Setup of red:
Design conv, start of the top module:
module conv(
           input Aclk,
           input rst,
           input [7:0] Xin,
           input [7:0] Kin,
           output reg [7:0] Rout,
           output reg result_done
       );
reg [7:0] pattern [9-1:0];
reg [4:0] daddr;
wire pattern_done;
reg [7:0] kernel [4-1:0];
reg [4:0] kaddr;
wire kernel_done;
reg [7:0] result [4-1:0];
reg [4:0] out_cnt;
integer i;
assign pattern_done = (daddr-1>=9) ? 1'd1 : 1'd0;
always@(posedge Aclk)
begin
    if(rst)
    begin
        for(i=0;i<9;i=i+1)
        begin
            pattern[i] <= 7'd0;
        end
        daddr <= 5'd1;   
    end
    else
    begin
        if(pattern_done)
        begin
            pattern[daddr] <= pattern[daddr];
            daddr <= daddr;
        end
        else
        begin
            pattern[daddr-1] <= Xin;
            daddr <= daddr + 5'd1;
        end
    end
end
assign kernel_done = (kaddr-1>=4) ? 1'd1 : 1'd0;
always@(posedge Aclk)
begin
    if(rst)
    begin
        for(i=0;i<4;i=i+1)
        begin
            kernel[i] <= 7'd0;
        end
        kaddr <= 5'd1;
    end
    else
    begin
        if(kernel_done)
        begin
            kernel[kaddr] <= kernel[kaddr];
            kaddr <= kaddr;
        end
        else
        begin
            kernel[kaddr-1] <= Kin;
            kaddr <= kaddr + 5'd1;
        end
    end
end
always@(*)
begin
    if(rst)
    begin
        for(i=0;i<4;i=i+1)
        begin
            result[i] = 7'd0;
  ...
clock: 6.45 ns
lec_check: 0
cap_margin: 20
core_margin: 2
core_utilization: 72
cts_cluster_diameter: 205
place_density_lb_addon: 0.03
slew_margin: 20
run.sh (not shown) runs the stock make flow with config.mk's settings and CLKGATE_MAP_FILE=.
red: complete, dirty (setup timing)
The inputs of blue differ from those of red as listed below.
Settings: a deleted CTS_CLUSTER_DIAMETER that had been 205; a deleted PLACE_DENSITY_LB_ADDON that had been 0.03; a change of CORE_UTILIZATION from 72 to 58; an added ABC_AREA of 1; a change of the clock period (ns, I/O delays scaled along) from 6.45 to 8.23.
Findings:
The core of blue is less densely filled than that of red.
Delta (blue minus red): die outline area increased about 33%; synthesized cell count increased 865; area of the synthesized netlist per yosys stat increased 1600 um^2; initial standard-cell utilization of the core decreased 15 points.
Number of fill cells in the layout (blue vs. red) increases by more than 100%
blue: all stages complete, timing, DRC and antenna checks passed
The layout from red, despite a flow that completed every stage, fails the layout checks, with the failing checks listed as setup timing.
Post-synthesis mux area share across red and blue: no real change.
The slowest library cell on the worst path comes out edfxtp_1 in one run and fa_1 in the other, namely in blue and red respectively.
Hold slack: blue vs red down 0.077 ns

* * *

The RTL this note starts from:
==> flow/design.v <==
`timescale 1ns/100ps
module conv(
           input Aclk,
           input rst,
           input [7:0] Xin,
           input [7:0] Kin,
           output reg [7:0] Rout,
           output reg result_done
       );
reg [7:0] pattern [9-1:0];
reg [4:0] daddr;
wire pattern_done;
reg [7:0] kernel [4-1:0];
reg [4:0] kaddr;
wire kernel_done;
reg [7:0] result [4-1:0];
reg [4:0] out_cnt;
integer i;
assign pattern_done = (daddr-1>=9) ? 1'd1 : 1'd0;
always@(posedge Aclk)
begin
    if(rst)
    begin
        for(i=0;i<9;i=i+1)
        begin
            pattern[i] <= 7'd0;
        end
        daddr <= 5'd1;   
    end
    else
    begin
        if(pattern_done)
        begin
            pattern[daddr] <= pattern[daddr];
            daddr <= daddr;
        end
        else
        begin
            pattern[daddr-1] <= Xin;
            daddr <= daddr + 5'd1;
        end
    end
end
assign kernel_done = (kaddr-1>=4) ? 1'd1 : 1'd0;
always@(posedge Aclk)
begin
    if(rst)
    begin
        for(i=0;i<4;i=i+1)
        begin
            kernel[i] <= 7'd0;
        end
        kaddr <= 5'd1;
    end
    else
    begin
        if(kernel_done)
        begin
            kernel[kaddr] <= kernel[kaddr];
            kaddr <= kaddr;
        end
        else
        begin
            kernel[kaddr-1] <= Kin;
            kaddr <= kaddr + 5'd1;
        end
    end
end
always@(*)
begin
    if(rst)
    begin
        for(i=0;i<4;i=i+1)
        begin
            result[i] = 7'd0;
        end
    end
    else
    begin
        if(pattern_done & kernel_done)
        begin
            result[0] = pattern[0]*kernel[0] + pattern[1]*kernel[1] + pattern[3]*kernel[2] + pattern[4]*kernel[3];
            result[1] = pattern[1]*kernel[0] + pattern[2]*kernel[1] + pattern[4]*kernel[2] + pattern[5]*kernel[3];
            result[2] = pattern[3]*kernel[0] + pattern[4]*kernel[1] + pattern[6]*kernel[2] + pattern[7]*kernel[3];
            result[3] = pattern[4]*kernel[0] + pattern[5]*kernel[1] + pattern[7]*kernel[2] + pattern[8]*kernel[3];
        end
        else
        begin
            for(i=0;i<4;i=i+1)
            begin
                result[i] = 7'd0;
            end
        end
    end
end
always@(posedge Aclk)
begin
    if(rst)
    begin
        result_done <= 1'd0;
    end
    else
    begin
        if(pattern_done & kernel_done)
        begin
            result_done <= 1'd1;
        end
        else
        begin
            result_done <= result_done;
        end
    end
end
always@(posedge Aclk)
begin
    if(rst)
    begin
        Rout <= 7'd0;
        out_cnt <= 5'd1;
    end
    else
    begin
        if(pattern_done & kernel_done)
        begin
            out_cnt <= out_cnt + 5'd1;
            Rout <= result[out_cnt-1];
        end
        else
        begin
            out_cnt <= 5'd1;
            Rout <= 5'd0;
        end
    end
end
endmodule
clock: 6.55 ns
lec_check: 0
cap_margin: 20
core_margin: 2
core_utilization: 72
cts_cluster_size: 77
place_density_lb_addon: 0.0
setup_slack_margin: 0.9
slew_margin: 20
tns_end_percent: 40
The baseline finished with negative setup slack left.
Edit:
- CORE_UTILIZATION: 72 -> 40
- CTS_CLUSTER_SIZE: 77 -> default
- PLACE_DENSITY_LB_ADDON: 0.0 -> default
- SETUP_SLACK_MARGIN: 0.9 -> default
- TNS_END_PERCENT: 40 -> default
- clock period: 6.55 -> 7.85 ns (I/O delays scaled with it)
What happened: The changed run passed the timing, design-rule and antenna checks. Global-route usage went down by 20 points. Final cell count went up by about 5.4%. Synthesized cell count stays the same. Register-to-register slack gets better by 0.60 ns. Worst setup slack gets better by 0.60 ns. Routed wire length went down by about 1.6%. Cell area went down by about 5%. Utilization went down by 40 points.
Edit:
- CORE_UTILIZATION: 40 -> 72
- PLACE_DENSITY_LB_ADDON: default -> 0.0
- clock period: 7.85 -> 6.5 ns (I/O delays scaled with it)
What happened: Now the flow reached the layout checks and failed them: negative setup slack; cell area grows by 6.8%; register-to-register slack loses 0.79 ns; wire length grows by 3.9%.

* * *

// conv: RTL as listed in full above, without the edits since
Settings: LEC_CHECK=0, CAP_MARGIN=20, CORE_MARGIN=2, CORE_UTILIZATION=65, SETUP_SLACK_MARGIN=1.17, SLEW_MARGIN=20; clock period 6.53 ns.
The starting point ran to the end with violations: negative setup slack.
Edit:
Settings changed: CORE_UTILIZATION 65 to 59, SETUP_SLACK_MARGIN 1.17 to not set.
Clock period 6.53 ns to 5.12 ns, I/O delays scaled along.
=>
- The changed run finished but failed the layout checks on negative setup slack
- design area went up by 3.2%
- worst setup slack is worse by 1.5 ns
- global-route usage went down by 2.4 points
Edit:
Settings changed: CORE_UTILIZATION 59 to 66, CTS_CLUSTER_SIZE set to 32.
Clock period 5.12 ns to 5.93 ns, I/O delays scaled along.
Outcome: The new run finished with negative setup slack left. Setup slack improves by 0.72 ns. Maximum frequency fell by 1.3%. Non-clock buffer count fell by 33. Clock skew fell by 0.0053 ns. Global-route usage rose by 2.9 points. Sequential share of layout area rose by 0.42 points. Routed wire length fell by 4.9%.
Edit:
Settings changed: CORE_UTILIZATION 66 to 40, CTS_CLUSTER_SIZE 32 to not set.
Clock period 5.93 ns to 10.0 ns, I/O delays scaled along.
=>
- This time the run ran to the end with no violations
- cell count grows by 2.2%
- routed wire length shrinks by about 1.2%
- global-route usage shrinks by 16 points
- utilization shrinks by 35 points
- final area shrinks by 7.2%

* * *

// conv: RTL as listed in full above, without the edits since
export LEC_CHECK = 0
export CAP_MARGIN = 0
export CORE_ASPECT_RATIO = 0.92
export CORE_MARGIN = 2
export CORE_UTILIZATION = 72
export CTS_CLUSTER_DIAMETER = 397
export CTS_CLUSTER_SIZE = 51
export PLACE_DENSITY_LB_ADDON = 0.0
export SETUP_SLACK_MARGIN = 1.83
export SLEW_MARGIN = 20
export TNS_END_PERCENT = 65
create_clock -name core_clock -period 6.5 [get_ports {Aclk}]
The baseline produced a layout that fails on negative setup slack.
Edit:
==> flow/config.mk (replaced) <==
export PLATFORM = sky130hd
export DESIGN_NAME = conv
export DESIGN_NICKNAME = conv
export VERILOG_FILES = /design/flow/design.v
export SDC_FILE = /design/flow/constraint.sdc
export NUM_CORES = 4
export LEC_CHECK = 0
export CAP_MARGIN = 20
export CORE_MARGIN = 2
export CORE_UTILIZATION = 63
export SLEW_MARGIN = 20
==> flow/constraint.sdc (replaced) <==
create_clock -name core_clock -period 4.36 [get_ports {Aclk}]
set_input_delay 0.8720 -clock core_clock [delete_from_list [all_inputs] [get_ports {Aclk}]]
set_output_delay 0.8720 -clock core_clock [all_outputs]
set_load 0.01 [all_outputs]
Effect: The changed run completed and failed the layout checks on negative setup slack; critical path depth does not change; clock skew drops by 0.0037 ns; wire length climbs by 4.9%; final cell count climbs by 6.0%; design area climbs by 4.0%; first-iteration DRC count drops by 29%; die area climbs by 14%.

* * *

Starts from the design.v that is shown in full above.
Settings: LEC_CHECK=0, CAP_MARGIN=20, CORE_MARGIN=2, CORE_UTILIZATION=72, PLACE_DENSITY=0.4, SLEW_MARGIN=20, TNS_END_PERCENT=15; clock period 5.62 ns.
The baseline finished but failed the layout checks on setup timing.
Edit:
--- a/flow/config.mk
+++ b/flow/config.mk
@@ -9,5 +9,3 @@
 export CORE_MARGIN = 2
-export CORE_UTILIZATION = 72
-export PLACE_DENSITY = 0.4
+export CORE_UTILIZATION = 63
 export SLEW_MARGIN = 20
-export TNS_END_PERCENT = 15
==> flow/constraint.sdc (replaced) <==
create_clock -name core_clock -period 7.85 [get_ports {Aclk}]
set_input_delay 1.5700 -clock core_clock [delete_from_list [all_inputs] [get_ports {Aclk}]]
set_output_delay 1.5700 -clock core_clock [all_outputs]
set_load 0.01 [all_outputs]
After rerunning: This time the run went through all stages and came out clean; setup slack is better by 1700 ps; synthesized area does not change; worst hold slack degrades by 21 ps; non-clock buffer count came out lower by 191; fmax fell by 7.2%; register-to-register slack improves by 1700 ps; global-route usage shrinks by 7.2 points; routed wire length decreases by 5.0%.

* * *

## ember
RTL: the design.v shown in full above, as it stands there.
Settings: LEC_CHECK=0, CAP_MARGIN=20, CORE_ASPECT_RATIO=0.92, CORE_MARGIN=2, CORE_UTILIZATION=72, CTS_CLUSTER_SIZE=51, PLACE_DENSITY_LB_ADDON=0.0, SETUP_SLACK_MARGIN=1.83, SLEW_MARGIN=20, TNS_END_PERCENT=65; clock period 6.5 ns.
In ember the implementation ran to completion but is not tape-out ready, as the final checks report setup timing.
## Diff of input files: violet against ember
Settings: TNS_END_PERCENT removed (was 65); CORE_ASPECT_RATIO removed (was 0.92); SETUP_SLACK_MARGIN removed (was 1.83); CTS_CLUSTER_SIZE removed (was 51); CORE_UTILIZATION changed from 72 to 52; PLACE_DENSITY_LB_ADDON removed (was 0.0); the clock period (ns, I/O delays scaled along) changed from 6.5 to 4.88.
==> results <==
- ember → violet: die size grew by about 38%, global-route usage shrank by 9.8 points, core utilization shrank by 21 points, non-clock buffer count grew by 37%.
- Relative to ember, final cycle utilization of the critical path increased by 34 points in violet.
- When violet is measured against ember, its critical-path maximum fanout turns out 15 lower.
- Looking at maximum number of pins on one net before global-route repair, violet sits about 6.5% below ember.
- Comparing the two runs side by side, violet comes out behind ember on area of the core region.
- Not one of ember and violet finished clean.
Input changes introduced in garnet (baseline for comparison: violet):
Settings: CORE_UTILIZATION now 65, was 52; the clock period (ns, I/O delays scaled along) now 6.45, was 4.88.
--- outcome ---
None of the runs violet and garnet ends with a clean layout.
Re chip area from the yosys synthesis statistics: no difference whatsoever between garnet and violet.
The final reports for garnet and violet show global router's overall resource usage higher in the former.
Changes observed in garnet relative to violet: first-pass GRT wire length now smaller, area added between synthesis and finish now smaller, final period demand of the worst path now larger, number of search-and-repair iterations in the first detailed-routing pass now smaller, achievable clock frequency now smaller.
Cell area after layout (higher): violet
Relative to violet, routed wire length decreased by about 5% in garnet.
### garnet -> raven
Settings: CORE_UTILIZATION now 21, was 65; ABC_AREA now 1, previously not set; the clock period (ns, I/O delays scaled along) now 10.0, was 6.45.
### Flow results
Looking at final period demand of the worst path, raven sits 0.54 ns higher than garnet does.
The uppermost layer routed comes out met4 in one run and met5 in the other, namely in garnet and raven respectively.
All-layer global routing usage: higher on garnet
Taking garnet as the reference, in raven number of logic inverters in the finished layout has increased; cell area has increased; routed length per instance has decreased.
Min maximum number of pins on one net before global-route repair across raven and garnet: garnet
Per the final summary, raven finished and its layout is clean on timing, DRC and antenna.
raven reports a higher total wire length than garnet does.
raven vs. garnet: final cell count higher; floorplan die area higher.

* * *

Starts from the design.v that is shown in full above.
make LEC_CHECK=0 CAP_MARGIN=20 CORE_MARGIN=2 CORE_UTILIZATION=72 CTS_CLUSTER_SIZE=77 PLACE_DENSITY_LB_ADDON=0.0 SETUP_SLACK_MARGIN=1.89 SLEW_MARGIN=20 TNS_END_PERCENT=40 finish   # period 6.55 ns
The first run completed and failed the layout checks on negative setup slack.
Next try:
Settings changed: CORE_UTILIZATION 72 to 26, CTS_CLUSTER_SIZE 77 to not set, PLACE_DENSITY_LB_ADDON 0.0 to not set, SETUP_SLACK_MARGIN 1.89 to not set, TNS_END_PERCENT 40 to not set.
Clock period 6.55 ns to 15.1 ns, I/O delays scaled along.
What happened: This time the run completed without violations. Clock-buffer cell count is unchanged. Die area rose to 2.7 times its value. Setup slack gains 7700 ps. Hold slack got worse by 3.6 ps. Cell area came out lower by 4.2%. Sequential cell count stays the same. Sequential share of layout area came out higher by 0.64 points. Core utilization shrinks by 55 points. Via count falls by 9.3%.
Next try:
Settings changed: CORE_UTILIZATION 26 to 64, SETUP_SLACK_MARGIN set to 1.85.
Clock period 15.1 ns to 6.99 ns, I/O delays scaled along.
=>
- The changed run finished with timing, DRC and antenna clean
- clock-buffer cell count shrinks by 2
- area after synthesis is unchanged
- sequential share of layout area falls by 0.37 points
- flip-flop count does not change
- routed wire length rises by a few percent
Next try:
Settings changed: CORE_UTILIZATION 64 to 47, SETUP_SLACK_MARGIN 1.85 to 1.17.
Clock period 6.99 ns to 4.88 ns, I/O delays scaled along.
What happened: With this change the flow completed and failed the layout checks on negative setup slack. Via count stays flat. Global-route usage goes down by 8.5 points. Design area goes up by about 6%. First-iteration DRC count falls by 12%. Final cell count increases by 9.7%. Worst hold slack is about the same. Sequential cell count does not change. Sequential share of layout area is lower by 0.87 points. Clock skew fell by 3.2 ps. Count of clock-buffer cells in the layout stays the same.

* * *

build 35:
// conv: RTL as listed in full above, without the edits since
make LEC_CHECK=0 CAP_MARGIN=25 CORE_MARGIN=10 CORE_UTILIZATION=40 MAX_ROUTING_LAYER=met4 SLEW_MARGIN=20 finish   # period 10.0 ns
Build 35 was carried through to the last stage, and its layout satisfied the timing, design-rule and antenna checks.
diff inputs: build 35 => build 7
Settings: GPL_ROUTABILITY_DRIVEN: unset -> 1; MIN_ROUTING_LAYER: unset -> met2; CORE_MARGIN: 10 -> 2; CORE_UTILIZATION: 40 -> 51; MAX_ROUTING_LAYER: met4 -> unset; CORE_ASPECT_RATIO: unset -> 1.35; ABC_AREA: unset -> 0.
[summary]
- Summary — final cell count, build 7 relative to build 35: lower, by about 5%.
- [compare] base=build 35 new=build 7: fraction of the core area covered by cells at the end of the flow moved up; slew at the pin closest to its max-slew limit moved up; worst slack on hold paths level; routed length per placed instance moved up.
- [build 7 vs build 35] placer congestion estimate: higher in build 7
- Data arrival time of the worst path, build 35 and build 7, higher one = build 7.
- Build 7 vs. build 35: die size decreased by 31% relative to the old numbers; setup slack after layout decreased by 0.089 ns relative to the old numbers.
diff inputs: build 7 => build 5
Settings: an added TNS_END_PERCENT of 10; an added CTS_CLUSTER_DIAMETER of 252; a deleted CORE_ASPECT_RATIO that had been 1.35; a deleted MIN_ROUTING_LAYER that had been met2; a change of CAP_MARGIN from 25 to 20; a deleted GPL_ROUTABILITY_DRIVEN that had been 1; an added HOLD_SLACK_MARGIN of 0.27; a deleted ABC_AREA that had been 0; a change of CORE_UTILIZATION from 51 to 69; an added CTS_CLUSTER_SIZE of 100.
## What came out
Relative to build 7, routed via count has gone down in build 5.
Between build 5 and build 7, depth of the worst register-to-register path is higher for build 7, build 5 comes in under that.
Total wirelength of the detailed-routed design down 11% in build 5 wrt build 7
diff inputs: build 5 => build 15
Settings: MIN_ROUTING_LAYER: unset -> met1; CTS_CLUSTER_SIZE: 100 -> unset; CELL_PAD_IN_SITES_GLOBAL_PLACEMENT: unset -> 3; ABC_AREA: unset -> 0; TNS_END_PERCENT: 10 -> unset; GPL_ROUTABILITY_DRIVEN: unset -> 1; HOLD_SLACK_MARGIN: 0.27 -> unset; CORE_ASPECT_RATIO: unset -> 1.35; CTS_CLUSTER_DIAMETER: 252 -> unset; CAP_MARGIN: 20 -> 30; CORE_UTILIZATION: 69 -> 51.
In build 15 relative to build 5, maximum clock frequency had gone down slightly.
Taking build 5 as the reference, in build 15 worst setup slack -0.063 ns; final standard cell count with taps included and fillers excluded +141; met1 layer wirelength in the final routing +about 16%; minimum clock period after layout +0.063 ns.
Build 15 vs. build 5: non-clock buffer count went up by 5.8%.
[inputs] build 71 vs build 15
Settings: CTS_CLUSTER_DIAMETER now 230, previously not set; CAP_MARGIN now 20, was 30; CORE_ASPECT_RATIO now 0.5, was 1.35; MIN_ROUTING_LAYER no longer set, was met1; CTS_CLUSTER_SIZE now 42, previously not set; ABC_AREA no longer set, was 0; CELL_PAD_IN_SITES_GLOBAL_PLACEMENT no longer set, was 3; CORE_UTILIZATION now 69, was 51; TNS_END_PERCENT now 10, previously not set; GPL_ROUTABILITY_DRIVEN no longer set, was 1; PLACE_DENSITY_LB_ADDON now 0.3, previously not set.
Findings:
- Per the comparison of build 71 with build 15, die size now smaller; non-clock inverter count in the final layout comparable.
- Worst setup slack (higher): build 15
- Final cell count sits lower in build 71 than in build 15.
Here is what was changed in the inputs of build 75 compared with build 71.
Settings: swapping 42 for 100 in CTS_CLUSTER_SIZE; clearing PLACE_DENSITY_LB_ADDON, which used to be 0.3; putting SETUP_SLACK_MARGIN at 1.87 where nothing was set; clearing CORE_ASPECT_RATIO, which used to be 0.5; swapping 230 for 252 in CTS_CLUSTER_DIAMETER.
Notes after the runs:
- Build 75 has completed all stages; timing, DRC and antenna checks passed.
- Between build 71 and build 75, transition time at the pin with the least slew margin increased.
- Higher met1 usage in global routing goes to build 71 over build 75.
- Build 75 ended with less critical path depth than build 71.
- Looking at build 75 and build 71, the number of failing setup endpoints in the final timing report is a wash.
